==> inputs of branch indigo <==
==> flow/design.v <==
module ieee754multiplier (
    input logic clk, rst_n,
    input logic [31:0] a_i,
    input logic [31:0] b_i,
    input logic start_i,
    output logic done_o,
    output logic nan_o,
    output logic inifinit_o,
    output logic overflow_o,
    output logic underflow_o,
    output logic [31:0] product_o
);
typedef enum logic[1:0] {
    INITIAL_STATE = 2'b00,
    MULTIPLY_STEP = 2'b01,
    RESULT_VERIFICATION_STEP = 2'b10,
    DONE = 2'b11
} MULTIPLIER_FSM_STATE;
MULTIPLIER_FSM_STATE current_state;
logic [31:0] a_r, b_r;  
logic signal_a, signal_b;
logic [7:0] exponent_a, exponent_b;
logic [23:0] mantissa_a, mantissa_b;  
logic [47:0] mantissa_temp;
logic [9:0] exponent_temp;
logic [31:0] product_r;      
logic [1:0]  exponent_hi_r;  
always_comb begin : MULTIPLIER_COMB_BLOCK
    signal_a = a_r[31];  
    signal_b = b_r[31];  
    exponent_a = a_r[30:23];  
    exponent_b = b_r[30:23];  
    mantissa_a[23] = 1;
    mantissa_a[22:0] = a_r[22:0];   
    mantissa_b[23] = 1;
    mantissa_b[22:0] = b_r[22:0];   
    if (mantissa_a[22-:23] == 0 || mantissa_b[22-:23] == 0) begin  
        mantissa_temp = 0;  
        exponent_temp = 0;  
    end else begin
        mantissa_temp = mantissa_a * mantissa_b;  
        exponent_temp = exponent_a + exponent_b - 127;  
        if (mantissa_temp[47] == 1) begin  
            mantissa_temp = mantissa_temp >> 1;  
            exponent_temp = exponent_temp + 1;  
        end
    end
end
always_ff @(posedge clk, negedge rst_n) begin : MULTIPLIER_FF_BLOCK
    if(!rst_n) begin
        current_state <= INITIAL_STATE;
        a_r <= 32'b0;
        b_r <= 32'b0;
        product_r <= 32'b0;
        exponent_hi_r <= 2'b0;
        done_o <= 1'b0;
        nan_o <= 1'b0;
        inifinit_o <= 1'b0;
        overflow_o <= 1'b0;
        underflow_o <= 1'b0;
        product_o <= 32'b0;
    end else begin
        case (current_state)
            INITIAL_STATE, DONE: begin
                done_o <= 1'b0;
                if (start_i) begin
                    a_r <= a_i;
                    b_r <= b_i;
                    current_state <= MULTIPLY_STEP;
                end else begin
                    current_state <= INITIAL_STATE;
                end
            end
            MULTIPLY_STEP: begin
                product_r[31] <= signal_a ^ signal_b;  
                product_r[30:23] <= exponent_temp[7:0];  
                product_r[22:0] <= mantissa_temp[45:23];  
                exponent_hi_r <= exponent_temp[9:8];
                current_state <= RESULT_VERIFICATION_STEP;
            end
            RESULT_VERIFICATION_STEP: begin
                nan_o <= 1'b0;
                inifinit_o <= 1'b0;
                overflow_o <= 1'b0;
                underflow_o <= 1'b0;
                product_o <= product_r;
                if (product_r[30:23] == 8'hFF && product_r[22:0] != 23'b00) begin
                    nan_o <= 1'b1;
                    product_o <= 32'b00;
                end else if (product_r[30:23] == 8'b11111111 && product_r[22:0] == 23'b0) begin
                    inifinit_o <= 1'b1;
                end else if (exponent_hi_r[0] == 1'b1 || exponent_hi_r[1] == 1'b1) begin
                    overflow_o <= 1'b1;
                    product_o <= 32'h7FFFFFFF;
                end else if (product_r[30:23] == 8'b00000000) begin
                    underflow_o <= 1'b1;
                    product_o <= 32'b00;
                end
                done_o <= 1'b1;
                current_state <= DONE;
            end
        endcase
    end
end
endmodule
==> flow/run.sh <==
#!/bin/bash
# the make line also repeats each setting of config.mk as NAME=value (left out here)
make -C /OpenROAD-flow-scripts/flow DESIGN_CONFIG=/design/flow/config.mk WORK_HOME=/design/flow/orfs CLKGATE_MAP_FILE= finish
==> flow/config.mk <==
export PLATFORM = sky130hd
export DESIGN_NAME = ieee754multiplier
export DESIGN_NICKNAME = ieee754multiplier
export VERILOG_FILES = /design/flow/design.v
export SDC_FILE = /design/flow/constraint.sdc
export NUM_CORES = 4
export LEC_CHECK = 0
export ABC_AREA = 1
export CAP_MARGIN = 20
export CORE_MARGIN = 2
export CORE_UTILIZATION = 72
export CTS_CLUSTER_DIAMETER = 372
export CTS_CLUSTER_SIZE = 100
export HOLD_SLACK_MARGIN = -0.09
export PLACE_DENSITY = 0.39
export SLEW_MARGIN = 20
export TNS_END_PERCENT = 5
==> flow/constraint.sdc <==
create_clock -name core_clock -period 4.88 [get_ports {clk}]
set_input_delay 0.9760 -clock core_clock [delete_from_list [all_inputs] [get_ports {clk}]]
set_output_delay 0.9760 -clock core_clock [all_outputs]
set_load 0.01 [all_outputs]
==> branch delta (differences from branch indigo) <==
==> flow/config.mk (replaced) <==
export PLATFORM = sky130hd
export DESIGN_NAME = ieee754multiplier
export DESIGN_NICKNAME = ieee754multiplier
export VERILOG_FILES = /design/flow/design.v
export SDC_FILE = /design/flow/constraint.sdc
export NUM_CORES = 4
export LEC_CHECK = 0
export CAP_MARGIN = 20
export CORE_MARGIN = 2
export CORE_UTILIZATION = 40
export GPL_ROUTABILITY_DRIVEN = 0
export HOLD_SLACK_MARGIN = 0.19
export SLEW_MARGIN = 20
==> flow/constraint.sdc (replaced) <==
create_clock -name core_clock -period 9.0 [get_ports {clk}]
set_input_delay 1.8000 -clock core_clock [delete_from_list [all_inputs] [get_ports {clk}]]
set_output_delay 1.8000 -clock core_clock [all_outputs]
set_load 0.01 [all_outputs]
==> results.txt <==
Outcome - complete, no violations
Cell depth of the worst flop-to-flop path - 23
Top cells by area - fa_1 (39%), dfrtp_1 (14%), inv_1 (10%)
Xor/xnor share - 0.01344
Maximum clock rate - 122.9 MHz
# rows - 91
Multi-In Gates - 1,758
Area grow syn2layout - 10.14%
Largest net degree at the start of global routing - 89
Starting Density - 0.4028
the above is filed under branch delta

==> results.txt <==
Outcome - failed layout checks
Failing Checks - setup timing
NonClk Buf Share - 0.1236
Final std cells w/o fill - 4,333
Cell depth of the worst flop-to-flop path - 27
Multi-In Gates - 2,260
Maximum clock rate - 137.1 MHz
Xor/xnor share - 0.003964
# rows - 70
Die area - 38,380 um^2
Setup Viol. Count Final - 33
Worst setup margin - -2.412 ns
Top cells by area - fa_1 (36%), nand2_1 (16%), inv_1 (14%)
TritonRoute pass-1 iters - 21
Summed standard-cell area reported by yosys - 26,510 um^2
Largest net degree at the start of global routing - 134
Initial antenna violation count - 6
the above is filed under branch indigo

